==> design/flow/run.sh <==
#!/bin/bash
# the make line also repeats each setting of config.mk as NAME=value (left out here)
make -C /OpenROAD-flow-scripts/flow DESIGN_CONFIG=/design/flow/config.mk WORK_HOME=/design/flow/orfs CLKGATE_MAP_FILE= finish
==> design/flow/config.mk <==
export PLATFORM = sky130hd
export DESIGN_NAME = kmer_hash_top
export DESIGN_NICKNAME = kmer_hash_top
export VERILOG_FILES = /design/flow/design.v
export SDC_FILE = /design/flow/constraint.sdc
export NUM_CORES = 4
export LEC_CHECK = 0
export CAP_MARGIN = 20
export CORE_MARGIN = 2
export CORE_UTILIZATION = 72
export CTS_CLUSTER_DIAMETER = 348
export CTS_CLUSTER_SIZE = 10
export HOLD_SLACK_MARGIN = 0.28
export PLACE_DENSITY = 0.41
export SETUP_SLACK_MARGIN = 1.45
export SLEW_MARGIN = 20
==> design/flow/constraint.sdc <==
create_clock -name core_clock -period 4.87 [get_ports {clk_out}]
set_input_delay 0.9740 -clock core_clock [delete_from_list [all_inputs] [get_ports {clk_out}]]
set_output_delay 0.9740 -clock core_clock [all_outputs]
set_load 0.01 [all_outputs]
==> design/flow/design.v <==
module encode_fsm(input logic [247:0] data, input logic clk_out, reset, start, output logic [61:0] coded_kmer, output logic coded_ready);
    always_ff @(posedge clk_out) begin
        if(reset==0) begin
            coded_ready<=0;
        end
        else if(start) begin  
            coded_kmer[ 0 ]<=data[ 1 ]^data[ 2 ];
            coded_kmer[ 2 ]<=data[ 9 ]^data[ 10 ];
            coded_kmer[ 4 ]<=data[ 17 ]^data[ 18 ];
            coded_kmer[ 6 ]<=data[ 25 ]^data[ 26 ];
            coded_kmer[ 8 ]<=data[ 33 ]^data[ 34 ];
            coded_kmer[ 10 ]<=data[ 41 ]^data[ 42 ];
            coded_kmer[ 12 ]<=data[ 49 ]^data[ 50 ];
            coded_kmer[ 14 ]<=data[ 57 ]^data[ 58 ];
            coded_kmer[ 16 ]<=data[ 65 ]^data[ 66 ];
            coded_kmer[ 18 ]<=data[ 73 ]^data[ 74 ];
            coded_kmer[ 20 ]<=data[ 81 ]^data[ 82 ];
            coded_kmer[ 22 ]<=data[ 89 ]^data[ 90 ];
            coded_kmer[ 24 ]<=data[ 97 ]^data[ 98 ];
            coded_kmer[ 26 ]<=data[ 105 ]^data[ 106 ];
            coded_kmer[ 28 ]<=data[ 113 ]^data[ 114 ];
            coded_kmer[ 30 ]<=data[ 121 ]^data[ 122 ];
            coded_kmer[ 32 ]<=data[ 129 ]^data[ 130 ];
            coded_kmer[ 34 ]<=data[ 137 ]^data[ 138 ];
            coded_kmer[ 36 ]<=data[ 145 ]^data[ 146 ];
            coded_kmer[ 38 ]<=data[ 153 ]^data[ 154 ];
            coded_kmer[ 40 ]<=data[ 161 ]^data[ 162 ];
            coded_kmer[ 42 ]<=data[ 169 ]^data[ 170 ];
            coded_kmer[ 44 ]<=data[ 177 ]^data[ 178 ];
            coded_kmer[ 46 ]<=data[ 185 ]^data[ 186 ];
            coded_kmer[ 48 ]<=data[ 193 ]^data[ 194 ];
            coded_kmer[ 50 ]<=data[ 201 ]^data[ 202 ];
            coded_kmer[ 52 ]<=data[ 209 ]^data[ 210 ];
            coded_kmer[ 54 ]<=data[ 217 ]^data[ 218 ];
            coded_kmer[ 56 ]<=data[ 225 ]^data[ 226 ];
            coded_kmer[ 58 ]<=data[ 233 ]^data[ 234 ];
            coded_kmer[ 60 ]<=data[ 241 ]^data[ 242 ];
            coded_kmer[ 1 ]<=data[ 2 ];
            coded_kmer[ 3 ]<=data[ 10 ];
            coded_kmer[ 5 ]<=data[ 18 ];
            coded_kmer[ 7 ]<=data[ 26 ];
            coded_kmer[ 9 ]<=data[ 34 ];
            coded_kmer[ 11 ]<=data[ 42 ];
            coded_kmer[ 13 ]<=data[ 50 ];
            coded_kmer[ 15 ]<=data[ 58 ];
            coded_kmer[ 17 ]<=data[ 66 ];
            coded_kmer[ 19 ]<=data[ 74 ];
            coded_kmer[ 21 ]<=data[ 82 ];
            coded_kmer[ 23 ]<=data[ 90 ];
            coded_kmer[ 25 ]<=data[ 98 ];
            coded_kmer[ 27 ]<=data[ 106 ];
            coded_kmer[ 29 ]<=data[ 114 ];
            coded_kmer[ 31 ]<=data[ 122 ];
            coded_kmer[ 33 ]<=data[ 130 ];
            coded_kmer[ 35 ]<=data[ 138 ];
            coded_kmer[ 37 ]<=data[ 146 ];
            coded_kmer[ 39 ]<=data[ 154 ];
            coded_kmer[ 41 ]<=data[ 162 ];
            coded_kmer[ 43 ]<=data[ 170 ];
            coded_kmer[ 45 ]<=data[ 178 ];
            coded_kmer[ 47 ]<=data[ 186 ];
            coded_kmer[ 49 ]<=data[ 194 ];
            coded_kmer[ 51 ]<=data[ 202 ];
            coded_kmer[ 53 ]<=data[ 210 ];
            coded_kmer[ 55 ]<=data[ 218 ];
            coded_kmer[ 57 ]<=data[ 226 ];
            coded_kmer[ 59 ]<=data[ 234 ];
            coded_kmer[ 61 ]<=data[ 242 ];
            coded_ready<=1;
        end
        else if(coded_ready) begin  
            coded_ready<=0;      
        end
    end
endmodule
module canonic_fsm(input logic clk_out, reset, coded_ready, input logic [61:0]coded_kmer, 
					  output logic [61:0]k_canon, output logic canon_ready);  
	logic [61:0]k;    
	logic state;  
	always_ff @(posedge clk_out) begin
		if(reset==0) begin
			state<=0;
		end
		else if(coded_ready) begin
			state<=1;
		end
		else if(canon_ready) begin
			state<=0;	
		end	
	end
    always_comb begin
        begin
			k[ 1 : 0 ]=~coded_kmer[ 61 : 60 ];
			k[ 3 : 2 ]=~coded_kmer[ 59 : 58 ];
			k[ 5 : 4 ]=~coded_kmer[ 57 : 56 ];
			k[ 7 : 6 ]=~coded_kmer[ 55 : 54 ];
			k[ 9 : 8 ]=~coded_kmer[ 53 : 52 ];
			k[ 11 : 10 ]=~coded_kmer[ 51 : 50 ];
			k[ 13 : 12 ]=~coded_kmer[ 49 : 48 ];
			k[ 15 : 14 ]=~coded_kmer[ 47 : 46 ];
			k[ 17 : 16 ]=~coded_kmer[ 45 : 44 ];
			k[ 19 : 18 ]=~coded_kmer[ 43 : 42 ];
			k[ 21 : 20 ]=~coded_kmer[ 41 : 40 ];
			k[ 23 : 22 ]=~coded_kmer[ 39 : 38 ];
			k[ 25 : 24 ]=~coded_kmer[ 37 : 36 ];
			k[ 27 : 26 ]=~coded_kmer[ 35 : 34 ];
			k[ 29 : 28 ]=~coded_kmer[ 33 : 32 ];
			k[ 31 : 30 ]=~coded_kmer[ 31 : 30 ];
			k[ 33 : 32 ]=~coded_kmer[ 29 : 28 ];
			k[ 35 : 34 ]=~coded_kmer[ 27 : 26 ];
			k[ 37 : 36 ]=~coded_kmer[ 25 : 24 ];
			k[ 39 : 38 ]=~coded_kmer[ 23 : 22 ];
			k[ 41 : 40 ]=~coded_kmer[ 21 : 20 ];
			k[ 43 : 42 ]=~coded_kmer[ 19 : 18 ];
			k[ 45 : 44 ]=~coded_kmer[ 17 : 16 ];
			k[ 47 : 46 ]=~coded_kmer[ 15 : 14 ];
			k[ 49 : 48 ]=~coded_kmer[ 13 : 12 ];
			k[ 51 : 50 ]=~coded_kmer[ 11 : 10 ];
			k[ 53 : 52 ]=~coded_kmer[ 9 : 8 ];
			k[ 55 : 54 ]=~coded_kmer[ 7 : 6 ];
			k[ 57 : 56 ]=~coded_kmer[ 5 : 4 ];
			k[ 59 : 58 ]=~coded_kmer[ 3 : 2 ];
			k[ 61 : 60 ]=~coded_kmer[ 1 : 0 ];
			if(k<coded_kmer) begin
				k_canon=k;
			end
			else begin
				k_canon=coded_kmer;  
			end
		end
		canon_ready=state;
    end                                                     
endmodule
module k_canon_to_hash_result_velocidad_3pasos(input logic clk_out, reset, canon_ready, input logic [61:0]k_canon,  
							  output logic [63:0] hash_result, output logic hash_ready);
    logic [63:0] k0, k1, k2, k3, k4, k5, k6;
	logic [8:0] state, nextstate;  
	logic [31:0] x0, x1, x2, x3, x4, x5,x6, x7, x8, x9, 
	             x0_, x1_, x2_, x3_, x4_, x5_,x6_, x7_, x8_, x9_;
	logic [18:0] y0, y1, y2, w0, w1, w2, n0, 
				 y0_, y1_, y2_, w0_, w1_, w2_, n0_;
	always_ff @(posedge clk_out) begin
		if(reset==0) begin
			state<=0;
			hash_ready<=0;
		end
		else if(canon_ready) begin
			state<=1;
		end  
		else if(state==0) begin
			hash_ready<=0;  
		end	 
		else if(state==1) begin
			state<=2;
		end  
		else if(state==2) begin
			state<=3;
		end  
		else if(state==3) begin
			state<=4;
		end  
		else if(state==4) begin
			state<=5;
		end  
		else if(state==5) begin
			state<=6;
		end  
		else if(state==6) begin
			state<=7;
		end  
		else if(state==7) begin
			state<=8;		
		end  
		else if(state==8) begin
			state<=9;
		end  
		else if(state==9) begin
			state<=10;
		end  
		else if(state==10) begin
			state<=11;
		end  
		else if(state==11) begin
			state<=12;
		end  
		else if(state==12) begin
			state<=13;
		end  
		else if(state==13) begin
			state<=14;
		end  
		else if(state==14) begin
			state<=0;
			hash_ready<=1;
		end  
	end  
	always_ff @(posedge clk_out) begin
	case(state)
		1: k0 <= k_canon>>33;
		2: k1 <= k0^k_canon;
		3: begin
			x0<=k1[15:0]*'b1000110011001101;
			x1<=k1[31:16]*'b1000110011001101;
			x2<=k1[15:0]*'b1110110101010101;
			x3<=k1[15:0]*'b1010111111010111;
			x4<=k1[31:16]*'b1110110101010101;
			x5<=k1[47:32]*'b1000110011001101;
			x6<=k1[15:0]*'b1111111101010001;
			x7<=k1[31:16]*'b1010111111010111;
			x8<=k1[47:32]*'b1110110101010101;
			x9<=k1[63:48]*'b1000110011001101;
		end
		4: begin
			y0<= x3[31:16]  + x4[31:16]  + x5[31:16];
			y1<= x6[15:0] + x7[15:0] + x8[15:0];
			w0<= x1[31:16] + x2[31:16] + x3[15:0];
			w1<= x4[15:0] + x5[15:0];
			n0<= x0[31:16] + x2[15:0] + x1[15:0];
			k2[15:0]<= x0[15:0];
		end
		5: begin
			y2<= y0 + y1 + x9[15:0];
			w2<= w0 + w1 + n0[17:16];
			k2[31:16]<=n0;
		end
		6: begin
			k2[63:48]<= y2 + w2[18:16];
			k2[47:32]<= w2;		
		end
		7: k3 <= k2>>33;
		8: k4 <= k3^k2;
		9: begin
			x0_<=k4[15:0]*'b1110110001010011;
			x1_<=k4[31:16]*'b1110110001010011;
			x2_<=k4[15:0]*'b0001101010000101;
			x3_<=k4[15:0]*'b1011100111111110;
			x4_<=k4[31:16]*'b0001101010000101;
			x5_<=k4[47:32]*'b1110110001010011;
			x6_<=k4[15:0]*'b1100010011001110;
			x7_<=k4[31:16]*'b1011100111111110;
			x8_<=k4[47:32]*'b0001101010000101;
			x9_<=k4[63:48]*'b1110110001010011;
		end
		10: begin
            y0_<= x3_[31:16]  + x4_[31:16]  + x5_[31:16];
			y1_<= x6_[15:0] + x7_[15:0] + x8_[15:0];
			w0_<= x1_[31:16] + x2_[31:16] + x3_[15:0];
			w1_<= x4_[15:0] + x5_[15:0];
			n0_<= x0_[31:16] + x2_[15:0] + x1_[15:0];
			k5[15:0]<= x0_[15:0];
		end
		11: begin
			y2_<= y0_ + y1_ + x9_[15:0];
			w2_<= w0_ + w1_ + n0_[17:16];
			k5[31:16]<=n0_;
        end
		12: begin
			k5[63:48]<= y2_ + w2_[18:16];
			k5[47:32]<= w2_;
		end
		13: k6 <= k5>>33;
		14: hash_result <= k6^k5;
	endcase
	end
endmodule: k_canon_to_hash_result_velocidad_3pasos
module ldz_position(input logic reset, clk_out, hash_ready, input logic [63:0]hash_result, input logic start,  
output logic [5:0]ldz, output logic ldz_ready, output logic [31:0] sum_ldz);
	logic state;  
	logic [63:0]Ms;
    logic [31:0] bits32;
    logic [15:0] bits16;
    logic [8:0] bits8;
    logic [3:0] bits4;
    logic [1:0] bits2; 
    logic bits[31:0];
	always_ff @(posedge clk_out) begin
	    if(reset==0) begin
            ldz_ready<= 0;
            sum_ldz<=0;
            state<=0;
        end
        else begin
		if(hash_ready) begin
			state<=1;
		end
		else begin
			state<=0;	
		end	
        if(state) begin
            ldz_ready<=1;
            sum_ldz<=sum_ldz+ldz;
        end
        else begin
            ldz_ready<=0;
        end
        end
	end 
    always_comb begin
        begin
			Ms[13:0]=14'b10000000000000;
			Ms[63:14]=hash_result[63:14];
			ldz[5]=(Ms[63:32]==0);  
			if(ldz[5])
				bits32= Ms[31:0];
			else
				bits32[31:0]= Ms[63:32];  
			ldz[4]= (bits32[31:16]==0);  
			 if(ldz[4])
				bits16=bits32[15:0]; 
			 else             
				bits16=bits32[31:16];  
			 ldz[3]=(bits16[15:8]==0);  
			 if(ldz[3])
				bits8=bits16[7:0];
			 else
				bits8=bits16[15:8];
			 ldz[2]=(bits8[7:4]==0);
			 if(ldz[2])
				bits4=bits8[3:0];  
			 else
				bits4=bits8[7:4];
			 ldz[1]=(bits4[3:2]==0); 
			 if(ldz[1])
				bits2=bits4[1:0];            
			 else
				bits2=bits4[3:2];			 
			 ldz[0]=(bits2[1]==0); 
		end
    end
endmodule: ldz_position
module kmer_hash_top(
    input  logic        clk_out,
    input  logic        reset,         
    input  logic        in_valid,
    input  logic [7:0]  in_char,
    output logic        in_ready,
    output logic        out_valid,
    output logic [63:0] out_hash,
    output logic [5:0]  out_ldz,
    output logic [31:0] out_sum
);
    logic [247:0] data;
    logic [4:0]   count;
    logic         busy;
    logic         start;
    logic [61:0]  coded_kmer;  logic coded_ready;
    logic [61:0]  k_canon;     logic canon_ready;
    logic [63:0]  hash_result; logic hash_ready;
    logic [5:0]   ldz;         logic ldz_ready;
    logic [31:0]  sum_ldz;
    assign in_ready = ~busy;
    always_ff @(posedge clk_out) begin
        if(reset==0) begin
            data<=0;
            count<=0;
            busy<=0;
            start<=0;
        end
        else begin
            start<=0;
            if(in_valid && !busy) begin
                if(in_char==8'b0) begin
                    data<=0;
                    count<=0;
                end
                else begin
                    data[247:8]<=data[239:0];
                    data[7:0]<=in_char;
                    if(count>=30) begin
                        count<=31;
                        start<=1;
                        busy<=1;
                    end
                    else begin
                        count<=count+1;
                    end
                end
            end
            else if(hash_ready) begin
                busy<=0;
            end
        end
    end
    encode_fsm f1(.data(data), .clk_out(clk_out), .reset(reset), .start(start),
                  .coded_kmer(coded_kmer), .coded_ready(coded_ready));
    canonic_fsm f2(.clk_out(clk_out), .reset(reset), .coded_ready(coded_ready),
                   .coded_kmer(coded_kmer), .k_canon(k_canon), .canon_ready(canon_ready));
    k_canon_to_hash_result_velocidad_3pasos f3(.clk_out(clk_out), .reset(reset),
                   .canon_ready(canon_ready), .k_canon(k_canon),
                   .hash_result(hash_result), .hash_ready(hash_ready));
    ldz_position f4(.reset(reset), .clk_out(clk_out), .hash_ready(hash_ready),
                    .hash_result(hash_result), .start(start),
                    .ldz(ldz), .ldz_ready(ldz_ready), .sum_ldz(sum_ldz));
    assign out_valid = ldz_ready;
    assign out_hash  = hash_result;
    assign out_ldz   = ldz;
    assign out_sum   = sum_ldz;
endmodule
==> design notes, run 1 <==
The run stopped with a tool error. It got as far as global routing and failed there. The tool reported: "[ERROR GRT-0232] Routing congestion too high. Check the congestion heatmap in the GUI". The cell-mix breakdown from Yosys lists the simple-gate area share as 5.48%. Pin placement for this block handled 115 I/O pins.

After synthesis, the cell types taking the most area are edfxtp_1, fa_1, ha_1. With the HPWL reported at the end of detailed placement at 302000 um, the synthesis-stage register bit count is 1312. The synthesis report names the predominant flop master as edfxtp_1. For the distinct cell type count after synthesis, the log shows 81. Dominant non-sequential cell family after synthesis: adder cells. The compound-gate portion of the synthesized area came out at 7.31%. The number of buffers created by CTS was 149. The count of buffers inserted at the top-level ports is 114, and the portion of synthesized cell area occupied by the leading cell type is 29.0%. Cell accounting for the most synthesized area: edfxtp_1. The logs give 31.0% for the sequential cell area fraction in the yosys report and 170000 um^2 for the area inside the core boundary. Synthesis handed over a netlist of 10900 instances. Per the CTS log, the buffer count on the longest clock path is 3. The count of H-tree levels built during CTS is 4. Mean cell area of the mapped netlist: 11.3 um^2. In the Yosys report the total cell count is 10900.

The net count after synthesis is 14300. The final weighted congestion of routability-driven global placement was 1.02; the number of enable-type register cells in the synthesized netlist was 1191. The chip area estimate from yosys synthesis was 123000 um^2. The library cell with the highest instance count after synthesis is inv_1. The die covers 175000 um^2. The die boundary height works out to 418 um. The global route stage reports its total congestion overflow as 9. From left edge to right edge, the die measures 418 um. After synthesis, the share of flip-flops with an asynchronous set or reset is 0%. Summing every instance area after synthesis gives 123000 um^2. After floorplanning, the core was divided into 151 placement rows. After synthesis, the most frequently instantiated cells are inv_1, ha_1, fa_1, edfxtp_1, xnor2_1. The logs give 1312 for the number of clock sinks seen by CTS and 72.6% for the initial standard-cell utilization of the core.

The post-cts hold-fix buffer tally was 0. For this run, the total global-route usage over all layers was measured as 73.2%. The area fraction in xor and xnor cells is 6.02%. CTS placed an instance of clkbuf_16 at the clock tree root. The synthesis report lists the Yosys warning total as 5. The share of synthesized area spent on multiplexers works out to 0.325%. Summing the areas of all fa, ha and maj instances in the mapped netlist gives 42.3% of the synthesized area.
==> stage by stage <==
stage	setup WS, ps	std cells	area [um^2]	setup TNS (ps)	hold slack [ps]
after detailed placement	-1410	14700	141000	-145440	405
after CTS	-1240	15000	148000	-146490	409
after floorplan	-1350	10900	125000	-67400	400
after global placement	-1380	14700	141000	-125840	401
==> repair_timing <==
item | in CTS
pin swaps | 206
buffers inserted | 128
endpoints found under the setup margin | 510
resized | 384
==> layer usage <==
metal	global-route usage (%)	GRT overflow
met5	43.6	1
met2	89.4	4
met4	69.1	1
met1	71.8	2
met3	60.2	1
==> run 2: changes to the inputs <==
Settings changed: CAP_MARGIN 20 to 15, CTS_CLUSTER_DIAMETER 348 to 29, CTS_CLUSTER_SIZE 10 to default, HOLD_SLACK_MARGIN 0.28 to 0.13, MAX_ROUTING_LAYER from default to met4, PLACE_DENSITY 0.41 to default, SETUP_SLACK_MARGIN 1.45 to 1.4, TNS_END_PERCENT from default to 20.
Clock period 4.87 ns to 6.23 ns, I/O delays scaled along.
==> run 2 against run 1 <==
Net effect: the run again fails in global routing; synthesized cell count did not move; synthesized area did not move; die size did not move.
==> design notes, run 2 <==
The run gives 1.01 (was 1.02) as the final weighted congestion of routability-driven global placement. The dominant non-sequential cell family after synthesis is adder cells (unchanged). The synthesis-stage register bit count was 1312 (unchanged). The cell accounting for the most synthesized area is edfxtp_1 (unchanged). With the mean cell area of the mapped netlist at 11.3 um^2 (unchanged), the simple-gate portion of the synthesized area is 5.48% (unchanged).

Portion of synthesized cell area occupied by the leading cell type: 29.0% (unchanged). The x dimension of the die is 418 um (unchanged). The run gives 151 (unchanged) for the number of rows created at floorplan. The run gives 13600 (was 14700) as the number of cells in the design after placement.

The buffer depth of the longest clock path was 4 (was 3). The master cell of the clock root buffer was clkbuf_16 (unchanged). The number of buffers created by CTS came out at 306 (was 149). The number of warnings printed during yosys synthesis is 5 (unchanged). The initial standard-cell utilization of the core came out at 72.6% (unchanged).

The synthesized net count was 14300 (unchanged); the number of enable-type register cells in the synthesized netlist was 1191 (unchanged). The most frequently used flop master after synthesis is edfxtp_1 (unchanged). The area inside the core boundary is 170000 um^2 (unchanged). With the chip area estimate from yosys synthesis at 123000 um^2 (unchanged), the count of buffers inserted at the top-level ports is 114 (unchanged). The fraction of registers with async set/reset works out to 0% (unchanged).

The compound-gate portion of the synthesized area works out to 7.31% (unchanged). The tools report the number of clock sinks seen by CTS as 1312 (unchanged). The last stage reached was global routing (unchanged).

The area fraction in xor and xnor cells works out to 6.02% (unchanged). Most common library cells after synthesis: inv_1, ha_1, fa_1, edfxtp_1, xnor2_1 (unchanged). With the cell area after synthesis at 123000 um^2 (unchanged), the count of H-tree levels built during CTS is 5 (was 4). The tools report the worst setup slack before clock tree synthesis as -371 ps (was -1410 ps). The sequential cell area fraction in the yosys report came out at 31.0% (unchanged). The run stopped with a tool error. Leading post-synthesis cells by cell area: edfxtp_1, fa_1, ha_1 (unchanged). The share of synthesized area spent on multiplexers is 0.325% (unchanged).

The post-cts hold-fix buffer tally is 0 (unchanged). Share of synthesized cell area in full adder, half adder and majority cells: 42.3% (unchanged). The die area was 175000 um^2 (unchanged); the distinct cell type count after synthesis was 81 (unchanged). Library cell with the highest instance count after synthesis: inv_1 (unchanged). The logs give 284000 um (was 302000 um) for the HPWL reported at the end of detailed placement and 115 (unchanged) for the boundary pin count. The tools report the instance tally after logic synthesis as 10900 (unchanged). The die boundary height works out to 418 um (unchanged).

The tools report the yosys cell count as 10900 (unchanged).
-- run 2: metrics by stage --
step | total power, mW | instance area, um^2
CTS | 25.5 | 143000
detailed placement | 9.69 | 130000
global placement | 9.68 | 130000
floorplan | 9.67 | 123000
-- run 2: timing repair --
item	CTS
cloned	0
pin swaps	218
hold endpoints to repair	0
buffers inserted	150
endpoints found under the setup margin	274
gates resized	386
==> run 3: changes to the inputs <==
Settings changed: CAP_MARGIN 15 to 20, CTS_CLUSTER_SIZE from default to 25, GPL_TIMING_DRIVEN from default to 1, HOLD_SLACK_MARGIN 0.13 to default, MAX_ROUTING_LAYER met4 to met5, PLACE_DENSITY_LB_ADDON from default to 0.21, SETUP_SLACK_MARGIN 1.4 to 1.71, TNS_END_PERCENT 20 to 85.
Clock period 6.23 ns to 6.57 ns, I/O delays scaled along.
==> run 3 against run 2 <==
Net effect: the layout now fails its checks (capacitance limit, slew limit, setup timing); die size unchanged; synthesized cell count unchanged; synthesized area did not move.
==> design notes, run 3 <==
Leading post-synthesis cells by cell area: edfxtp_1, fa_1, ha_1 (unchanged). The boundary pin count is 115 (unchanged), and the tally of nets with antenna violations remaining after routing is 0. Distinct cell type count after synthesis: 81 (unchanged).

In the final design database the tool counted 15200 nets. For the worst min-delay path, the startpoint reported by OpenROAD is f3.x0[7]. The share of synthesized area spent on multiplexers is 0.325% (unchanged).

With the die area at 175000 um^2 (unchanged), the iteration-0 DRC count of the detailed router is 10800. The power report attributes to the sequential group a share of 36.5%. Count of H-tree levels built during CTS: 5 (unchanged).

The library cell with the highest instance count after synthesis was inv_1 (unchanged). The tools report the source of the critical timing path as f3.hash_result[37]. With the vias after detailed routing at 91500, the clock group power is 15.6 mW. For this run, the top clock speed supported by timing is 0.152 GHz. STA reports a reg2reg setup slack of -20 ps.

In this run the static leakage power is 67.4 nW. The number of enable-type register cells in the synthesized netlist is 1191 (unchanged), and the worst voltage drop across the vdd grid is 280 uV. In the routed layout, each cell is associated on average with a via count of 6.42. With the portion of synthesized cell area occupied by the leading cell type at 29.0% (unchanged), the sequential cell area fraction in the yosys report is 31.0% (unchanged). For the minimum setup slack in the final design, the log shows -28.6 ps. The run gives 0 (unchanged) as the post-cts hold-fix buffer tally. For the synthesized net count, the log shows 14300 (unchanged).

The power density relative to cell area was 169 nW/um^2. After detailed routing, the number of remaining DRC violations is 0. The report shows a maximum critical-path fanout of 5. The power report lists the combinational group at 0.0449 mW.

Walking the worst path, the cells encountered are or3_4, nor4_4, buf_6, buf_6, and3b_2, buf_8, buf_4, a221oi_2, nand4_1, a211oi_4, inv_2, o21ai_2, a221oi_2, dlymetal6s2s_1. The die boundary height is 418 um (unchanged). The run finished, with violations left. The tools report the leftover overflow at the end of global routing as 0.

Most common library cells after synthesis: inv_1, ha_1, fa_1, edfxtp_1, xnor2_1 (unchanged). Per the final report, max-transition violations number 4. The number of rows created at floorplan came out at 151 (unchanged). The number of antenna violations at the first check in global routing was 31.

The setup path with the least slack is of type reg2out. In this design, the largest share of critical-path delay is due to AND-OR/OR-AND gates. For the worst setup slack before clock tree synthesis, the log shows 69.0 ps (was -371 ps). With the simple-gate portion of the synthesized area at 5.48% (unchanged), the chip area estimate from yosys synthesis is 123000 um^2 (unchanged). The number of max-cap violations was 2. The number of warning messages in the logs came out at 76. The compound-gate portion of the synthesized area works out to 7.31% (unchanged). The buffer depth of the longest clock path is 4 (unchanged). Together, buffers and inverters on the worst path number 6. With the area inside the core boundary at 170000 um^2 (unchanged), the part of the power in combinational logic is 0.2%. For reference, the critical path is captured by out_ldz[0].

The post-route utilization of the core is recorded as 85.9%. STA classifies the critical path endpoint as a primary output. The cell area after synthesis came out at 123000 um^2 (unchanged). Setup repair after global routing could not meet its margin everywhere.

The latest clock arrival within the worst-skew pair is 1010 ps, and the total wire length is 408000 um. With the internal power contribution at 19.2 mW, the count of buffers inserted at the top-level ports is 114 (unchanged). At the worst endpoint, the arrival time is 5280 ps. TritonCTS built the clock tree. The run gives 280000 um (was 284000 um) as the HPWL reported at the end of detailed placement. Per the slew report, the remaining headroom to the max-slew limit stands at -24.2%.

The number of cells on the worst hold path is 0, and the required time reported for the critical path endpoint is 5260 ps. The category of the worst setup path launch point is a flop. The largest share of the power goes to the clock network.

Across every metal layer, demand over resource in global routing totals 45.6%. For the number of endpoints failing setup at the final stage, the log shows 3. The count of filler cells inserted in the layout was 7858. The initial standard-cell utilization of the core was 72.6% (unchanged); the x dimension of the die was 418 um (unchanged). The run gives 97000 for the via count of the first global-routing pass.

Share of synthesized cell area in full adder, half adder and majority cells: 42.3% (unchanged). The power report puts the net switching power at 5.48 mW. With the maximum number of pins on one net before global-route repair at 140, the mean cell area of the mapped netlist is 11.3 um^2 (unchanged).

The run gives 587000 um for the global-route wire length before repair. After layout, the minimum clock period comes to 6600 ps. The multi-input combinational cells in the finished layout cover a total of 79900 um^2. The fraction of the cycle the final worst path needs is 100%, and the number of clock sinks seen by CTS is 1312 (unchanged). The pre-antenna-repair detailed-routing pass consisted of 9 iterations. The run gives 1.00 (was 1.01) for the final weighted congestion of routability-driven global placement. All stages included, the depth of the critical timing path comes to 14.

The run gives 10900 (unchanged) as the yosys cell count. Synthesis-stage register bit count: 1312 (unchanged). Slowest library cell on the worst path: a221oi_2. The master cell of the clock root buffer is clkbuf_16 (unchanged). The switching part of the total power was 22.2%. The reasons given for failing layout checks are capacitance limit, slew limit, setup timing. The capture point of the worst reg-to-reg path was f4.sum_ldz[18]. Dividing the detail-routed wire length by the instance count gives 28.6 um. Type of the tightest min-delay check: reg2reg.

In this run the critical register-to-register path is launched from f3.hash_result[37]. The instance tally after logic synthesis was 10900 (unchanged); the number of warnings printed during yosys synthesis was 5 (unchanged). The run gives 8.98 mW as the power consumed by sequential cells. The most frequently used flop master after synthesis is edfxtp_1 (unchanged). Power comes to 24.6 mW. For the worst flop-to-flop path, the logic depth is 26.

The dominant non-sequential cell family after synthesis is adder cells (unchanged). The fraction of registers with async set/reset is 0% (unchanged), and the area fraction in xor and xnor cells is 6.02% (unchanged). The setup clock skew after layout was 139 ps.

Clock transition at the register clock pins on the worst setup and hold paths after CTS: 60 ps. The area growth from synthesis to layout is 18.3%. For this run, the slowest stage of the critical path takes 870 ps.

The tools report the end point of the most critical hold path as f3.k2[7]. The cell accounting for the most synthesized area was edfxtp_1 (unchanged). Hold-check failures listed in the final report amount to 0.

With the actual slew at the worst max-slew pin at 1850 ps, the sequential cell area is 38200 um^2. With the clock group share of total power at 63.3%, the number of buffers created by CTS is 310 (was 306).
[run 3: through the flow]
stage | std cells | hold WS (ps) | instance area (um^2) | setup TNS, ps
final | 14300 | 377 | 146000 | -63.6
after global routing | 14200 | 380 | 146000 | -126
after CTS | 14100 | 384 | 144000 | 0
after detailed placement | 13300 | 405 | 130000 | 0
after global placement | 13300 | 400 | 130000 | 0
after floorplan | 10900 | 400 | 125000 | 0
[run 3: final cells by class]
type / count / area share, %
Antenna cell: 19 / 0.0326
Clock buffer: 346 / 5.53
Clock inverter: 200 / 1.53
Inverter: 2427 / 6.26
Multi-Input combinational cell: 7079 / 54.7
Sequential cell: 1312 / 26.2
Tap cell: 2218 / 1.90
Timing Repair Buffer: 649 / 3.80
[run 3: per-layer routing]
metal / wire length (um) / up-vias / GRT usage (%)
met3: 41000 / 2320 / 12.0
met5: 128 / - / 0
li1: - / 38300 / -
met1: 135000 / 44800 / 50.7
met2: 184000 / 6140 / 72.1
met4: 47100 / 22 / 40.8
[run 3: what timing repair did]
item	in CTS	in global routing
buffers inserted	259	119
resized	306	259
gates cloned	1	0
setup endpoints to repair	278	301
pin swaps	184	202
==> run 4: changes to the inputs <==
Settings changed: ABC_AREA from default to 1, CTS_CLUSTER_DIAMETER 29 to 381, CTS_CLUSTER_SIZE 25 to 13, GPL_TIMING_DRIVEN 1 to default, MAX_ROUTING_LAYER met5 to default, PLACE_DENSITY_LB_ADDON 0.21 to 0.14, SETUP_SLACK_MARGIN 1.71 to default, TNS_END_PERCENT 85 to default.
Clock period 6.57 ns to 3.13 ns, I/O delays scaled along.
==> run 4 against run 3 <==
Net effect: the run now fails in global routing; synthesized area decreased by 1.1%; die size fell by 1.1%; synthesized cell count rose by 2.6%.
==> design notes, run 4 <==
The library cell with the highest instance count after synthesis was inv_1 (unchanged). With the portion of synthesized cell area occupied by the leading cell type at 29.3% (was 29.0%), the fraction of registers with async set/reset is 0% (unchanged). Simple-gate portion of the synthesized area: 5.21% (was 5.48%). The mean cell area of the mapped netlist was 10.9 um^2 (was 11.3 um^2); the final weighted congestion of routability-driven global placement was 1.02 (was 1.00). The die area came out at 173000 um^2 (was 175000 um^2).

The run gives 3 (was 5) as the count of H-tree levels built during CTS. The worst setup slack before clock tree synthesis was -2710 ps (was 69.0 ps); the die boundary height was 416 um (was 418 um). The flow did not finish.

The synthesized net count is 14500 (was 14300). The tools report the sequential cell area fraction in the yosys report as 31.3% (was 31.0%). The synthesis-stage register bit count is 1312 (unchanged), and the post-cts hold-fix buffer tally is 0 (unchanged). The share of synthesized area spent on multiplexers came out at 0.0164% (was 0.325%). Most common library cells after synthesis: inv_1, ha_1, fa_1, edfxtp_1, nand2_1 (was inv_1, ha_1, fa_1, edfxtp_1, xnor2_1). The dominant non-sequential cell family after synthesis is adder cells (unchanged). For the number of warnings printed during yosys synthesis, the log shows 5 (unchanged). The area fraction in xor and xnor cells came out at 6.45% (was 6.02%). The count of buffers inserted at the top-level ports came out at 114 (unchanged). The first error in the log reads "[ERROR GRT-0116] Global routing finished with congestion. Check the congestion regions in the DRC Viewer". The chip area estimate from yosys synthesis is 122000 um^2 (was 123000 um^2).

The instance tally after logic synthesis came out at 11200 (was 10900). The x dimension of the die works out to 416 um (was 418 um). Number of buffers created by CTS: 110 (was 310). The most frequently used flop master after synthesis was edfxtp_1 (unchanged). For the yosys cell count, the log shows 11200 (was 10900).

The tools report the master cell of the clock root buffer as clkbuf_16 (unchanged). The distinct cell type count after synthesis was 50 (was 81). The run gives 122000 um^2 (was 123000 um^2) as the cell area after synthesis. Leading post-synthesis cells by cell area: edfxtp_1, fa_1, ha_1 (unchanged). With the area inside the core boundary at 169000 um^2 (was 170000 um^2), the number of rows created at floorplan is 151 (unchanged).

After global routing the overflow that remains totals 15. Global-route total usage across every layer: 62.0%. The initial standard-cell utilization of the core came out at 72.2% (was 72.6%). The cell accounting for the most synthesized area was edfxtp_1 (unchanged). The number of clock sinks seen by CTS was 1312 (unchanged); the compound-gate portion of the synthesized area was 5.84% (was 7.31%). The instance area at placement came out at 146000 um^2 (was 130000 um^2). The tools report the buffer depth of the longest clock path as 3 (was 4).

According to the logs, the last stage reached was global routing. The tools report the boundary pin count as 115 (unchanged). The number of enable-type register cells in the synthesized netlist was 1191 (unchanged); the HPWL reported at the end of detailed placement was 314000 um (was 280000 um). The share of synthesized cell area in full adder, half adder and majority cells is 42.8% (was 42.3%).
[run 4: layer usage]
| metal | global-route usage (%) | overflow |
|---|---|---|
| met3 | 33.8 | 0 |
| met2 | 87.8 | 8 |
| met1 | 62.3 | 0 |
| met5 | 7.42 | 0 |
| met4 | 63.7 | 7 |
[run 4: timing repair]
| item | in CTS |
|---|---|
| hold endpoints to repair | 0 |
| pin swaps | 630 |
| buffers inserted | 317 |
| cloned | 1 |
| resized | 1050 |
| setup endpoints to repair | 563 |
[run 4: stage by stage]
step                      cells  utilization [%]  power [mW]  setup TNS (ps)
after floorplan           11200                -        19.3         -499500
after global placement    15700             86.4        19.3         -644590
after detailed placement  15700             86.4        19.3         -715390
after CTS                 16200             92.4        32.1         -710760
==> run 5: changes to the inputs <==
Settings changed: ABC_AREA 1 to default, CORE_UTILIZATION 72 to 37, CTS_CLUSTER_DIAMETER 381 to default, CTS_CLUSTER_SIZE 13 to default, GPL_ROUTABILITY_DRIVEN from default to 1, HOLD_SLACK_MARGIN from default to 0.1, PLACE_DENSITY from default to 0.82, PLACE_DENSITY_LB_ADDON 0.14 to default.
Clock period 3.13 ns to 5.96 ns, I/O delays scaled along.
==> run 5 against run 4 <==
Net effect: now fails the layout checks on setup timing; die size rose by 96%; synthesized cell count is 2.5% lower; synthesized area increased by 1.1%.
==> design notes, run 5 <==
The run finished, with violations left. A clean result was blocked by setup timing. The logs give 6490 ps for the required time reported for the critical path endpoint and 90.4 ps for the setup clock skew after layout. The critical path starts at f3.k1[9].

With the filler-free cell count of the finished design at 16300, the switching part of the total power is 20.2%. Per the finish-stage timing summary, setup violations number 17. The instance area at placement was 135000 um^2 (was 146000 um^2); the yosys cell count was 10900 (was 11200).

The post-synthesis to final-layout area growth works out to 15.4%. The analysis attributes to cell leakage a power of 65.8 nW. Looking at the worst setup and hold paths, the clock pins of their registers show a slew of 60 ps. Per the timing report, the biggest fanout along the worst path comes to 4. Combinational cells consume a total of 0.0489 mW.

The run gives 9.88 mW for the power consumed by sequential cells. With the total wire length at 320000 um, the via count of the first global-routing pass is 84700. The run gives 264000 um (was 314000 um) for the HPWL reported at the end of detailed placement. The run gives 1312 (unchanged) as the number of clock sinks seen by CTS.

Final count of hold timing violations: 0. Counting I/O delays and the setup requirement, the final critical path takes 6250 ps. The slew check shows that the tightest pin keeps a relative margin of 23.1%. The pin closest to its max-slew limit shows a slew of 1140 ps. According to the report, the first pass of detailed routing completed in 5 iterations. The number of buffers created by CTS came out at 144 (was 110).

The timing report lists the critical path depth as 24 cells. The sequential cell area is 38200 um^2. The finished design was reported to have a net count of 15200.

The tools report the leftover overflow at the end of global routing as 0. The cell with the most instances on the worst path was fa_1. STA classifies the critical path endpoint as a flop.

The sequential cell area fraction in the yosys report is 31.0% (was 31.3%). Dividing the detail-routed via count by the number of cells gives 5.03. Of the total power, registers draw 50.7%.

The run gives 81 (was 50) for the distinct cell type count after synthesis. The instance tally after logic synthesis is 10900 (was 11200). The dominant non-sequential cell family after synthesis is adder cells (unchanged).

The run gives 4 (was 3) for the buffer depth of the longest clock path. Combinational cells account for 0.3% of the total power. Leading post-synthesis cells by cell area: edfxtp_1, fa_1, ha_1 (unchanged).

The worst-case IR drop observed on VDD is 177 uV. The x dimension of the die is 581 um (was 416 um). The initial standard-cell utilization of the core came out at 37.1% (was 72.2%). Fraction of registers with async set/reset: 0% (unchanged). The internal portion of the total power is 15.6 mW. The startpoint identified for the worst register-to-register timing path is f3.k1[9]. Note that the worst hold path type here is reg2reg. The synthesis-stage register bit count was 1312 (unchanged); the vias after detailed routing was 82100.

Derived from the worst setup path, the maximum achievable clock frequency is 0.160 GHz. With the die area at 338000 um^2 (was 173000 um^2), the number of warning messages in the logs is 73. The critical path goes through ha_4, inv_2, fa_1, inv_2, fa_1, inv_1, fa_1, inv_2, fa_1, inv_1, fa_1, inv_1, ha_2, or3_4, or3_4, nor3_4, o31ai_4, a31oi_1, buf_4, a21o_1, o31a_1, o21ai_2, o311ai_1, o211ai_1. The largest share of the power goes to sequential cells. In this run the power spent charging and discharging nets is 3.93 mW.

The launch point of the worst hold path was f3.w2_[7]. The compound-gate portion of the synthesized area is 7.31% (was 5.84%). The largest single stage delay on the critical path is 540 ps. The share of synthesized area spent on multiplexers is 0.325% (was 0.0164%).

The area fraction in xor and xnor cells came out at 6.02% (was 6.45%). The slowest library cell on the worst path is fa_1. STA classifies the critical path startpoint as a flop. The layout report lists the multi-input gate area as 77700 um^2.

The number of cells in the design after placement was 15900 (was 15700); the number of rows created at floorplan was 212 (was 151). The per-cell routed wire length was 19.6 um; the count of filler cells inserted in the layout was 29800. Library cell with the highest instance count after synthesis: inv_1 (unchanged).

The share of synthesized cell area in full adder, half adder and majority cells was 42.3% (was 42.8%); the portion of synthesized cell area occupied by the leading cell type was 29.0% (was 29.3%). The count of buffers inserted at the top-level ports is 114 (unchanged), and the iteration-0 DRC count of the detailed router is 6545. TritonCTS built the clock tree.

With the cell area after layout at 142000 um^2, the power density relative to cell area is 137 nW/um^2. For reference, the most critical setup path is categorized as reg2reg. The share of total power dissipated in the clock network is 49.1%. The cell accounting for the most synthesized area was edfxtp_1 (unchanged). The run gives 0 as the max-slew violation count.

The tools report the capturing element of the worst setup path as f3.x3[31]. The first global-routing pass estimated 490000 um of wire. For the maximum number of pins on one net before global-route repair, the log shows 162. The logs give 860 ps for the latest clock arrival within the worst-skew pair and 16 for the number of antenna violations at the first check in global routing. Signal arrival time at the worst endpoint: 6780 ps. The logs give 5 (unchanged) for the number of warnings printed during yosys synthesis and 0 for the tally of nets with antenna violations remaining after routing.

The count of H-tree levels built during CTS was 4 (was 3); the number of max-cap violations was 0. Power attributed to the clock group is 9.57 mW. The synthesized net count was 14300 (was 14500). The die boundary height works out to 581 um (was 416 um). With the number of enable-type register cells in the synthesized netlist at 1191 (unchanged), the minimum setup slack in the final design is -290 ps. Chip area estimate from yosys synthesis: 123000 um^2 (was 122000 um^2). The run gives 105% for the fraction of the cycle the final worst path needs. Per STA, the worst path accumulates the most delay in the family adder cells.

The run gives -290 ps for the worst reg-to-reg setup slack. Setup repair after global routing could not meet its margin everywhere. The run gives 333000 um^2 (was 169000 um^2) as the area inside the core boundary.

The script reports the combined buffer and inverter count of the critical path as 7. Along the worst hold path, the cell count comes to 0. Most common library cells after synthesis: inv_1, ha_1, fa_1, edfxtp_1, xnor2_1 (was inv_1, ha_1, fa_1, edfxtp_1, nand2_1).

For the worst setup slack before clock tree synthesis, the log shows -358 ps (was -2710 ps). In the routed design, unresolved DRC markers number 0. The simple-gate portion of the synthesized area is 5.48% (was 5.21%). Hold analysis lists the worst path endpoint as f3.k5[39].

Depth of the worst register-to-register path: 24. The capture point of the worst register-to-register path is recorded as f3.x3[31]. Global routing used 18.7% of the available tracks across all layers.

For the aggregate negative setup slack, the log shows -1890 ps. The run gives 115 (unchanged) for the boundary pin count. The most frequently used flop master after synthesis was edfxtp_1 (unchanged).

For the cell area after synthesis, the log shows 123000 um^2 (was 122000 um^2). The tools report the final weighted congestion of routability-driven global placement as 0.997 (was 1.02). Master cell of the clock root buffer: clkbuf_16 (unchanged). The mean cell area of the mapped netlist works out to 11.3 um^2 (was 10.9 um^2).
-- run 5: final cells by class --
cell class	instances	share of cell area, %
multi-input cells	7078	54.6
flip-flops and latches	1312	26.8
inverters	2427	6.41
repair buffers	841	4.83
well taps	4387	3.85
clock buffers	164	2.65
clock inverters	88	0.848
diodes	9	0.0158
-- run 5: metal layers --
metal | global-route usage, % | routed length, um | up-vias | part of all wire [%]
li1 | - | - | 38100 | -
met1 | 24.3 | 130000 | 40400 | 41
met2 | 30.8 | 149000 | 2868 | 47
met3 | 2.78 | 22700 | 635 | 7.1
met4 | 8.95 | 18600 | 6 | 5.8
met5 | 0 | 39 | - | 0.012
-- run 5: repair_timing --
item / CTS / global route
gates resized: 109 / 307
endpoints found under the setup margin: 50 / 91
buffers inserted: 38 / 86
hold endpoints to repair: 0 / 0
gates cloned: 0 / 1
hold buffers: 0 / 0
pin swaps: 68 / 162
-- run 5: through the flow --
stage / hold WS, ps / power, mW / utilization (%)
after floorplan: 400 / 10.1 / -
after global placement: 400 / 10.1 / 40.5
after detailed placement: 405 / 10.1 / 40.5
after CTS: 383 / 19.6 / 42.2
after global routing: 401 / 20.0 / 42.8
final: 384 / 19.5 / 42.8
==> run 6: changes to the inputs <==
Settings changed: ABC_AREA from default to 1, CAP_MARGIN 20 to 35, CELL_PAD_IN_SITES_GLOBAL_PLACEMENT from default to 2, CORE_ASPECT_RATIO from default to 0.91, CORE_MARGIN 2 to 5, CORE_UTILIZATION 37 to 26, CTS_CLUSTER_SIZE from default to 14, GPL_ROUTABILITY_DRIVEN 1 to 0, GPL_TIMING_DRIVEN from default to 1, HOLD_SLACK_MARGIN 0.1 to default, MAX_ROUTING_LAYER from default to met4, MIN_ROUTING_LAYER from default to met2, PLACE_DENSITY 0.82 to default, SETUP_SLACK_MARGIN from default to 1.53, TNS_END_PERCENT from default to 20.
Clock period 5.96 ns to 7.19 ns, I/O delays scaled along.
==> run 6 against run 5 <==
Net effect: now clean on timing, DRC and antenna; count of clock-buffer cells in the layout grew 24; total power shrank 13%; cell count up 13%; critical path depth fell by 3; non-clock buffer count down 267; setup slack improved by 1600 ps; first-iteration DRC count grew 84%.
==> design notes, run 6 <==
Portion of synthesized cell area occupied by the leading cell type: 29.3% (was 29.0%). Library cell with the highest instance count after synthesis: inv_1 (unchanged). The cell with the most instances on the worst path was fa_1 (unchanged).

For the number of endpoints failing setup at the final stage, the log shows 0 (was 17). The cell area after layout came out at 143000 um^2 (was 142000 um^2). Setup repair after global routing could not meet its margin everywhere. Worst reg-to-reg setup slack: 1330 ps (was -290 ps).

Uppermost layer routed: met4 (was met5). The endpoint class of the critical path is a flop (unchanged). Leading post-synthesis cells by cell area: edfxtp_1, fa_1, ha_1 (unchanged). The logs give 200000 um (was 149000 um) for the detailed-routed wire length on met2 and 12000 (was 6545) for the iteration-0 DRC count of the detailed router.

The run gives 132000 um^2 (was 135000 um^2) for the instance area at placement. Launch point of the worst hold path: f3.n0[5] (was f3.w2_[7]). The tools report the global-route wire length before repair as 570000 um (was 490000 um).

The source of the critical timing path is f3.k1[2] (was f3.k1[9]). The run gives 540 ps (about the same) for the maximum cell stage delay along the critical path. The logs give 5 (unchanged) for the number of warnings printed during yosys synthesis and 175000 um (was 22700 um) for the met3 wire length. The final net count came out at 15200 (about the same). The end point of the most critical hold path was f3.k2[21] (was f3.k5[39]). The register share of total power is 48.0% (was 50.7%).

Cell-by-cell listing of the critical path: buf_12, buf_4, ha_2, ha_1, fa_1, fa_1, inv_1, fa_1, inv_1, fa_1, ha_4, a21oi_4, inv_1, a31oi_1, a21boi_4, o21ai_4, a21oi_2, o21ai_2, nand2_1, nand2_1, xor2_1 (was ha_4, inv_2, fa_1, inv_2, fa_1, inv_1, fa_1, inv_2, fa_1, inv_1, fa_1, inv_1, ha_2, or3_4, or3_4, nor3_4, o31ai_4, a31oi_1, buf_4, a21o_1, o31a_1, o21ai_2, o311ai_1, o211ai_1). The latest clock arrival within the worst-skew pair is 930 ps (was 860 ps). For the synthesized net count, the log shows 14500 (was 14300).

The filler-free cell count of the finished design was 18400 (was 16300); the required time reported for the critical path endpoint was 7800 ps (was 6490 ps). The logs give 38.2% (was 23.1%) for the headroom to the max-slew limit and 115 (unchanged) for the boundary pin count. The clock group power is 8.82 mW (was 9.57 mW). The most frequently used flop master after synthesis was edfxtp_1 (unchanged). Dominant non-sequential cell family after synthesis: adder cells (unchanged). The signal arrival time at the worst endpoint was 6470 ps (was 6780 ps). The instance tally after logic synthesis is 11200 (was 10900). Setup clock skew after layout: 82.4 ps (was 90.4 ps). The count of H-tree levels built during CTS was 4 (unchanged). Heaviest power group: the clock network (was sequential cells). The run gives 0 (unchanged) for the number of max-cap violations. The fraction of the cycle the final worst path needs works out to 81.5% (was 105%). The power density relative to cell area was 119 nW/um^2 (was 137 nW/um^2); the hold slack was 416 ps (was 384 ps). The compound-gate portion of the synthesized area was 5.84% (was 7.31%).

The tools report the total power of the final layout as 17.1 mW (was 19.5 mW). The cell accounting for the most synthesized area was edfxtp_1 (unchanged). The share of synthesized area spent on multiplexers was 0.0164% (was 0.325%); the number of rows created at floorplan was 240 (was 212). The run gives 31.3% (was 31.0%) as the sequential cell area fraction in the yosys report. The number of warning messages in the logs is 70 (was 73).

Category of the worst setup path launch point: a flop (unchanged). Slowest library cell on the worst path: fa_1 (unchanged). The post-synthesis to final-layout area growth is 17.0% (was 15.4%).

The run gives 0% (unchanged) for the fraction of registers with async set/reset. The post-route core utilization was 30.5% (was 42.8%). For the part of the power in combinational logic, the log shows 0.3% (about the same). The highest clock rate is 0.171 GHz (was 0.160 GHz).

The master cell of the clock root buffer was clkbuf_16 (unchanged). Most common library cells after synthesis: inv_1, ha_1, fa_1, edfxtp_1, nand2_1 (was inv_1, ha_1, fa_1, edfxtp_1, xnor2_1). Leakage power figure: 66.0 nW (was 65.8 nW). Power consumed by sequential cells: 8.19 mW (was 9.88 mW). The clock group share of total power is 51.7% (was 49.1%). For the initial standard-cell utilization of the core, the log shows 26.0% (was 37.1%). The total wire length is 395000 um (was 320000 um). The depth of the worst register-to-register path was 21 (was 24); the die boundary height was 664 um (was 581 um). The DRC violation count after routing came out at 0 (unchanged). The run gives 17600 (was 15900) for the number of cells in the design after placement.

The number of antenna violations at the first check in global routing came out at 20 (was 16). The highest net fanout along the worst path was 5 (was 4). The distinct cell type count after synthesis was 50 (was 81); the area inside the core boundary was 469000 um^2 (was 333000 um^2). The clock transition at the register clock pins on the worst setup and hold paths after CTS came out at 70 ps (was 60 ps). The run gives 13.1 mW (was 15.6 mW) for the internal power contribution.

The tools report the post-cts hold-fix buffer tally as 0 (unchanged). The per-cell routed wire length is 21.5 um (was 19.6 um), and the x dimension of the die is 728 um (was 581 um). The count of filler cells inserted in the layout is 48600 (was 29800), and the aggregate negative setup slack is 0 ps (was -1890 ps).

The power drawn by the combinational cells is 0.0464 mW. TritonCTS built the clock tree. The critical path depth in cells is 21 (was 24). The run gives 25.4% (was 18.7%) for the global-route total usage across every layer. For the die area, the log shows 483000 um^2 (was 338000 um^2). With the actual slew at the worst max-slew pin at 918 ps (was 1140 ps), the switching part of the total power is 23.0% (was 20.2%). Startpoint-to-endpoint class of the critical path: reg2reg (unchanged).

The mean cell area of the mapped netlist was 10.9 um^2 (was 11.3 um^2). The flow ran to the end and the layout has no timing, DRC or antenna violations. The detailed-route vias per instance came out at 5.93 (was 5.03). The run gives 163 (was 144) for the number of buffers created by CTS. The family with the most delay on the worst path was adder cells (unchanged).

The via count of the first global-routing pass was 129000 (was 84700). For the cell area after synthesis, the log shows 122000 um^2 (was 123000 um^2). Capture point of the worst reg-to-reg path: f3.x2[31] (was f3.x3[31]). Simple-gate portion of the synthesized area: 5.21% (was 5.48%). The type of the tightest min-delay check is reg2reg (unchanged). The logs give 109000 (was 82100) for the vias after detailed routing and 0 (unchanged) for the max-slew violation count. The tools report the final count of hold timing violations as 0 (unchanged).

The logs give 1330 ps (was -290 ps) for the minimum setup slack in the final design and 1312 (unchanged) for the number of clock sinks seen by CTS. The count of buffers inserted at the top-level ports came out at 114 (unchanged). The worst setup slack before clock tree synthesis came out at 637 ps (was -358 ps).

The synthesis-stage register bit count was 1312 (unchanged). The tools report the leftover overflow at the end of global routing as 0 (unchanged). With the final critical delay including setup and external delays at 5860 ps (was 6250 ps), the chip area estimate from yosys synthesis is 122000 um^2 (was 123000 um^2). The run gives 0 (unchanged) for the tally of nets with antenna violations remaining after routing. The capturing element of the worst setup path is f3.x2[31] (was f3.x3[31]). The routed metal-1 wirelength is 0 um (was 130000 um), and the number of cells on the worst hold path is 0 (unchanged).

The yosys cell count is 11200 (was 10900). The logs give 177 uV (about the same) for the worst voltage drop across the vdd grid and 313000 um (was 264000 um) for the HPWL reported at the end of detailed placement. With the number of enable-type register cells in the synthesized netlist at 1191 (unchanged), the length of the first detailed-routing pass in iterations is 6 (was 5). The buffer depth of the longest clock path was 4 (unchanged); the area fraction in xor and xnor cells was 6.45% (was 6.02%). The startpoint of the worst register-to-register path is f3.k1[2] (was f3.k1[9]). The logs give 3.92 mW (was 3.93 mW) for the total net switching power and 114 (was 162) for the maximum number of pins on one net before global-route repair. The share of synthesized cell area in full adder, half adder and majority cells works out to 42.8% (was 42.3%). The run gives 5 (was 7) for the number of buffers and inverters on the critical path.
==> run 6: routing by layer <==
metal	vias up	GRT usage [%]
li1	37500	-
met1	40200	-
met2	29600	28.2
met3	1650	35.7
met4	0	2.24
met5	-	-
==> run 6: area by class of cell <==
| type | instances | area, um^2 | share of cell area [%] |
|---|---|---|---|
| Antenna cell | 124 | 310 | 0.217 |
| Timing Repair Buffer | 574 | 4960 | 3.47 |
| Clock inverter | 103 | 1230 | 0.859 |
| Tap cell | 6292 | 7870 | 5.51 |
| Inverter | 2678 | 10100 | 7.07 |
| Sequential cell | 1312 | 38200 | 26.8 |
| Multi-Input combinational cell | 7119 | 75900 | 53.1 |
| Clock buffer | 188 | 4260 | 2.98 |
==> run 6: repair_timing <==
item / 4_1_cts / 5_1_grt
pin swaps: 67 / 110
setup buffers: 219 / 108
cloned: 1 / 2
gates resized: 239 / 341
setup endpoints to repair: 138 / 146
==> run 7: changes to the inputs <==
Settings changed: ABC_AREA 1 to default, CAP_MARGIN 35 to 20, CELL_PAD_IN_SITES_GLOBAL_PLACEMENT 2 to default, CORE_ASPECT_RATIO 0.91 to default, CORE_MARGIN 5 to 2, CORE_UTILIZATION 26 to 69, CTS_CLUSTER_SIZE 14 to default, GPL_ROUTABILITY_DRIVEN 0 to default, GPL_TIMING_DRIVEN 1 to default, MAX_ROUTING_LAYER met4 to default, MIN_ROUTING_LAYER met2 to default, PLACE_DENSITY from default to 0.41, SETUP_SLACK_MARGIN 1.53 to default, TNS_END_PERCENT 20 to default.
Clock period 7.19 ns to 6.25 ns, I/O delays scaled along.
==> run 7 against run 6 <==
Net effect: the layout now fails its checks (setup timing); critical path depth increased by 4; largest cell class unchanged; wire length decreased by 17%; die size decreased by 62%; non-clock buffer count increased by 5; register-to-register slack got worse by 1400 ps; count of clock-buffer cells in the layout decreased by 16; utilization increased by 46 points; setup slack got worse by 1400 ps; sequential share of layout area increased by 1.2 points; clock skew decreased by 32 ps.
==> design notes, run 7 <==
The tools report the number of rows created at floorplan as 155 (was 240). Launch point of the worst hold path: f3.w2[7] (was f3.n0[5]). Number of endpoints failing setup at the final stage: 1 (was 0). The initial standard-cell utilization of the core is 69.3% (was 26.0%).

The power consumed by sequential cells came out at 9.43 mW (was 8.19 mW). The run gives 0 (unchanged) for the max-slew violation count. The detailed-route vias per instance is 5.81 (was 5.93), and the internal power contribution is 14.4 mW (was 13.1 mW). The worst setup slack before clock tree synthesis was -247 ps (was 637 ps); the via count of the first global-routing pass was 85400 (was 129000). With the mean cell area of the mapped netlist at 11.3 um^2 (was 10.9 um^2), the count of filler cells inserted in the layout is 11700 (was 48600).

The x dimension of the die works out to 427 um (was 728 um). TritonCTS built the clock tree. The run finished, with violations left. Number of antenna violations at the first check in global routing: 11 (was 20).

Dominant non-sequential cell family after synthesis: adder cells (unchanged). The number of max-cap violations is 0 (unchanged). The logs give 38200 um^2 (about the same) for the sequential cell area and 51.5% (was 48.0%) for the register share of total power. Clock transition at the register clock pins on the worst setup and hold paths after CTS: 60 ps (was 70 ps).

The tools report the minimum setup slack in the final design as -54.5 ps (was 1330 ps). End point of the most critical hold path: f3.k2[39] (was f3.k2[21]). The tools report the master cell of the clock root buffer as clkbuf_16 (unchanged). The tools report the tally of nets with antenna violations remaining after routing as 0 (unchanged). The run gives 14000 (was 18400) as the filler-free cell count of the finished design. The HPWL reported at the end of detailed placement is 271000 um (was 313000 um), and the portion of synthesized cell area occupied by the leading cell type is 29.0% (was 29.3%). Actual slew at the worst max-slew pin: 1240 ps (was 918 ps). The tools report the endpoint class of the critical path as a flop (unchanged).

The synthesis-stage register bit count works out to 1312 (unchanged). Iteration-0 DRC count of the detailed router: 5643 (was 12000). Setup repair after global routing could not meet its margin everywhere. The number of clock sinks seen by CTS is 1312 (unchanged). The layout checks failed on setup timing.

The heaviest power group was sequential cells (was the clock network). Routability-driven placement finished with a final weighted congestion of 1.02. The number of enable-type register cells in the synthesized netlist came out at 1191 (unchanged). For the cell area after synthesis, the log shows 123000 um^2 (was 122000 um^2). The run gives 4 (was 5) for the highest net fanout along the worst path. The required time reported for the critical path endpoint was 6880 ps (was 7800 ps); the yosys cell count was 10900 (was 11200). The run gives 8.84 mW (was 8.82 mW) for the clock group power. Library cell with the highest instance count after synthesis: inv_1 (unchanged). Share of synthesized area spent on multiplexers: 0.325% (was 0.0164%). The count of H-tree levels built during CTS is 4 (unchanged), and the global-route wire length before repair is 494000 um (was 570000 um).

The compound-gate portion of the synthesized area works out to 7.31% (was 5.84%). Post-synthesis to final-layout area growth: 10.8% (was 17.0%). Number of buffers created by CTS: 145 (was 163). Die boundary height: 427 um (was 664 um). The run gives 14300 (was 14500) as the synthesized net count. Leading post-synthesis cells by cell area: edfxtp_1, fa_1, ha_1 (unchanged). The maximum cell stage delay along the critical path was 530 ps (was 540 ps). The startpoint of the worst register-to-register path was f3.k1[9] (was f3.k1[2]).

The run gives 64.3 nW (was 66.0 nW) as the leakage power figure. With the depth of the worst register-to-register path at 25 (was 21), the share of synthesized cell area in full adder, half adder and majority cells is 42.3% (was 42.8%). The startpoint-to-endpoint class of the critical path is reg2reg (unchanged).

The run gives 31.0% (was 31.3%) for the sequential cell area fraction in the yosys report. The tools report the distinct cell type count after synthesis as 81 (was 50). The cell accounting for the most synthesized area was edfxtp_1 (unchanged).

The fraction of the cycle the final worst path needs came out at 101% (was 81.5%). The slowest library cell on the worst path was fa_1 (unchanged). The per-cell routed wire length was 23.3 um (was 21.5 um).

The length of the first detailed-routing pass in iterations is 6 (unchanged), and the part of the power in combinational logic is 0.3% (about the same). The run gives 0 (unchanged) for the DRC violation count after routing. With the final count of hold timing violations at 0 (unchanged), the area inside the core boundary is 178000 um^2 (was 469000 um^2). The run gives 114 (unchanged) for the count of buffers inserted at the top-level ports.

The maximum number of pins on one net before global-route repair was 161 (was 114). Category of the worst setup path launch point: a flop (unchanged). The number of cells in the design after placement is 13700 (was 17600). The family with the most delay on the worst path is adder cells (unchanged). The number of warnings printed during yosys synthesis came out at 5 (unchanged). The tools report the capturing element of the worst setup path as f3.x3[31] (was f3.x2[31]).

With the power drawn by the combinational cells at 0.0484 mW, the fraction of registers with async set/reset is 0% (unchanged). The run gives 75 (was 70) for the number of warning messages in the logs. The number of cells on the worst hold path is 0 (unchanged), and the cell area after layout is 137000 um^2 (was 143000 um^2). The switching part of the total power was 21.1% (was 23.0%). Most frequently used flop master after synthesis: edfxtp_1 (unchanged). The logs give 260 uV (was 177 uV) for the worst voltage drop across the vdd grid and 0 (unchanged) for the post-cts hold-fix buffer tally.

The run gives 182000 um^2 (was 483000 um^2) as the die area. For the instance area at placement, the log shows 130000 um^2 (was 132000 um^2). The worst reg-to-reg setup slack came out at -50 ps (was 1330 ps). The vias after detailed routing is 81400 (was 109000).

Type of the tightest min-delay check: reg2reg (unchanged). Most common library cells after synthesis: inv_1, ha_1, fa_1, edfxtp_1, xnor2_1 (was inv_1, ha_1, fa_1, edfxtp_1, nand2_1). The buffer depth of the longest clock path was 3 (was 4); the leftover overflow at the end of global routing was 0 (unchanged).

With the boundary pin count at 115 (unchanged), the instance tally after logic synthesis is 10900 (was 11200). The signal arrival time at the worst endpoint is 6940 ps (was 6470 ps), and the area occupied by multi-input gates is 76700 um^2 (was 75900 um^2). The simple-gate portion of the synthesized area was 5.48% (was 5.21%); the setup clock skew after layout was 50.6 ps (was 82.4 ps). The clock group share of total power came out at 48.3% (was 51.7%). The number of buffers and inverters on the critical path came out at 8 (was 5). With the area fraction in xor and xnor cells at 6.02% (was 6.45%), the headroom to the max-slew limit is 16.5% (was 38.2%). Final net count: 14900 (was 15200). The critical path depth in cells was 25 (was 21).

With the chip area estimate from yosys synthesis at 123000 um^2 (was 122000 um^2), the total net switching power is 3.87 mW (was 3.92 mW). The latest clock arrival within the worst-skew pair was 820 ps (was 930 ps). The post-route core utilization is 76.8% (was 30.5%). The capture point of the worst reg-to-reg path is f3.x3[31] (was f3.x2[31]).

The source of the critical timing path was f3.k1[9] (was f3.k1[2]). With the global-route total usage across every layer at 36.4% (was 25.4%), the highest clock rate is 0.159 GHz (was 0.171 GHz). The run gives 326000 um (was 395000 um) for the total wire length.

The final critical delay including setup and external delays is 6300 ps (was 5860 ps). The power density relative to cell area works out to 134 nW/um^2 (was 119 nW/um^2). The aggregate negative setup slack was -54.5 ps (was 0 ps).
## run 7: final cells by class
cell class,count,share of cell area [%]
well taps,2355,2.16
diodes,12,0.0220
clock buffers,172,2.77
multi-input cells,7079,56.1
repair buffers,579,3.50
flip-flops and latches,1312,27.9
inverters,2427,6.67
clock inverters,89,0.833
## run 7: through the flow
step | hold slack, ps | power (mW)
after floorplan | 400 | 9.64
after global placement | 400 | 9.66
after detailed placement | 405 | 9.66
after CTS | 389 | 18.4
after global routing | 405 | 18.8
final | 389 | 18.3
## run 7: metal layers
layer | vias to the layer above | GRT usage, % | part of all wire (%)
li1 | 37600 | - | -
met1 | 40400 | 44.6 | 38
met2 | 2624 | 59.6 | 47
met3 | 767 | 5.51 | 5.8
met4 | 2 | 25.5 | 8.5
met5 | - | 0 | 0.0040
## run 7: repair_timing
item / CTS / global route
endpoints found under the setup margin: 19 / 65
resized: 30 / 163
pin swaps: 22 / 101
gates cloned: 0 / 1
endpoints found under the hold margin: 0 / 0
setup buffers: 18 / 75
==> run 8: changes to the inputs <==
Settings changed: ABC_AREA from default to 1, CAP_MARGIN 20 to 15, CELL_PAD_IN_SITES_GLOBAL_PLACEMENT from default to 2, CORE_ASPECT_RATIO from default to 0.91, CORE_MARGIN 2 to 5, CORE_UTILIZATION 69 to 26, CTS_CLUSTER_SIZE from default to 14, GPL_ROUTABILITY_DRIVEN from default to 0, GPL_TIMING_DRIVEN from default to 1, MAX_ROUTING_LAYER from default to met4, PLACE_DENSITY 0.41 to default, SETUP_SLACK_MARGIN from default to 1.53, TNS_END_PERCENT from default to 20.
Clock period 6.25 ns to 7.66 ns, I/O delays scaled along.
==> run 8 against run 7 <==
Net effect: the run now finishes clean; die size went up to 2.7 times the previous value; clock skew is 35 ps higher; via count down 7.4%; wire length rose by 13%; setup slack gained 1700 ps; total power is 15% lower; critical endpoint is now f3.x3[27]; register-to-register slack gained 1700 ps; fmax increased by 5.1%; critical path type unchanged; largest power group is now the clock network; critical path depth fell by 1; sequential power fell by 18%; global-route usage decreased by 21 points; flip-flop count did not move.
==> design notes, run 8 <==
The final critical delay including setup and external delays is 6000 ps (was 6300 ps). The highest net fanout along the worst path came out at 4 (unchanged). The launch point of the worst hold path is f3.x0_[4] (was f3.w2[7]). Leading post-synthesis cells by cell area: edfxtp_1, fa_1, ha_1 (unchanged). The logs give 81 (was 161) for the maximum number of pins on one net before global-route repair and 3.43 mW (was 3.87 mW) for the total net switching power. The yosys cell count was 11200 (was 10900); the global-route total usage across every layer was 15.7% (was 36.4%). The minimum setup slack in the final design is 1660 ps (was -54.5 ps). The run gives 50.5% (was 48.3%) as the clock group share of total power. With the area inside the core boundary at 469000 um^2 (was 178000 um^2), the number of cells on the worst hold path is 0 (unchanged). The initial standard-cell utilization of the core was 26.0% (was 69.3%).

The chip area estimate from yosys synthesis is 122000 um^2 (was 123000 um^2), and the signal arrival time at the worst endpoint is 6560 ps (was 6940 ps). The number of warnings printed during yosys synthesis is 5 (unchanged). The flow ran to the end and the layout has no timing, DRC or antenna violations. The tools report the tally of nets with antenna violations remaining after routing as 0 (unchanged).

The instance tally after logic synthesis came out at 11200 (was 10900). The sequential cell area fraction in the yosys report is 31.3% (was 31.0%), and the count of buffers inserted at the top-level ports is 114 (unchanged). The number of max-cap violations is 0 (unchanged), and the worst setup slack before clock tree synthesis is 1160 ps (was -247 ps).

The tools report the final count of hold timing violations as 0 (unchanged). The tools report the capturing element of the worst setup path as f3.x3[27] (was f3.x3[31]). For the cell area after layout, the log shows 139000 um^2 (was 137000 um^2). Register share of total power: 49.3% (was 51.5%). The run gives 163 (was 145) for the number of buffers created by CTS.

The post-cts hold-fix buffer tally was 0 (unchanged). The distinct cell type count after synthesis is 50 (was 81). Startpoint of the worst register-to-register path: f3.k1[11] (was f3.k1[9]).

Source of the critical timing path: f3.k1[11] (was f3.k1[9]). The run gives 1312 (unchanged) for the number of clock sinks seen by CTS. The internal power contribution is 12.2 mW (was 14.4 mW), and the buffer depth of the longest clock path is 4 (was 3). Cell accounting for the most synthesized area: edfxtp_1 (unchanged). The run gives 728 um (was 427 um) for the x dimension of the die. The number of rows created at floorplan came out at 240 (was 155). The leftover overflow at the end of global routing was 0 (unchanged).

Heaviest power group: the clock network (was sequential cells). Most common library cells after synthesis: inv_1, ha_1, fa_1, edfxtp_1, nand2_1 (was inv_1, ha_1, fa_1, edfxtp_1, xnor2_1). The clock transition at the register clock pins on the worst setup and hold paths after CTS is 70 ps (was 60 ps), and the final net count is 15000 (was 14900). The run gives 115 (unchanged) for the boundary pin count. The synthesized net count was 14500 (was 14300); the fraction of the cycle the final worst path needs was 78.3% (was 101%). The power density relative to cell area is 113 nW/um^2 (was 134 nW/um^2), and the HPWL reported at the end of detailed placement is 315000 um (was 271000 um). The tools report the headroom to the max-slew limit as 27.7% (was 16.5%). The latest clock arrival within the worst-skew pair is 890 ps (was 820 ps).

The instance area at placement is 131000 um^2 (was 130000 um^2), and the die boundary height is 664 um (was 427 um). The global-route wire length before repair is 545000 um (was 494000 um), and the DRC violation count after routing is 0 (unchanged). Master cell of the clock root buffer: clkbuf_16 (unchanged). With the per-cell routed wire length at 20.4 um (was 23.3 um), the total wire length is 369000 um (was 326000 um).

For the setup clock skew after layout, the log shows 85.6 ps (was 50.6 ps). The run gives 7.69 mW (was 9.43 mW) as the power consumed by sequential cells. The end point of the most critical hold path was f3.k5[4] (was f3.k2[39]). The switching part of the total power came out at 22.0% (was 21.1%).

The run gives 483000 um^2 (was 182000 um^2) for the die area. The run gives 10.9 um^2 (was 11.3 um^2) for the mean cell area of the mapped netlist. The run gives 29.3% (was 29.0%) for the portion of synthesized cell area occupied by the leading cell type.

The compound-gate portion of the synthesized area was 5.84% (was 7.31%). The via count of the first global-routing pass came out at 80400 (was 85400). The slowest library cell on the worst path is fa_1 (unchanged).

The run gives 75400 (was 81400) for the vias after detailed routing. The run gives 122000 um^2 (was 123000 um^2) for the cell area after synthesis. The synthesis-stage register bit count works out to 1312 (unchanged). The required time reported for the critical path endpoint is 8220 ps (was 6880 ps).
## run 8: through the flow
step / utilization (%) / total power, mW / hold WS, ps / cells
4_1_cts: 29.3 / 15.9 / 397 / 18000
2_1_floorplan: - / 7.87 / 390 / 11200
6_report: 29.6 / 15.6 / 391 / 18100
3_5_place_dp: 28.1 / 7.89 / 405 / 17600
5_1_grt: 29.6 / 16.2 / 421 / 18100
3_3_place_gp: 28.1 / 7.89 / 400 / 17600
## run 8: metal layers
layer | GRT usage [%] | vias to the layer above | share of wire (%)
li1 | - | 37200 | -
met1 | 21.4 | 37000 | 48
met2 | 25.9 | 951 | 48
met3 | 1.53 | 252 | 3.2
met4 | 2.18 | 0 | 1.3
met5 | - | - | 0
## run 8: cell type report
class                      count  area (um^2)
clock buffer                 193         4270
timing repair buffer         373         3220
antenna                        6         15.0
fill                       48900       330000
clock inverter               102         1060
sequential                  1312        38200
inverter                    2678        10100
multi-input combinational   7118        73900
tap                         6292         7870
## run 8: timing repair
item                                    4_1_cts  5_1_grt
buffers inserted                             64      117
gates resized                                18       81
endpoints found under the setup margin       45       81
cloned                                        1        0
pin swaps                                     2        7
No activity file was given, so power comes from the tool's default toggle rates.
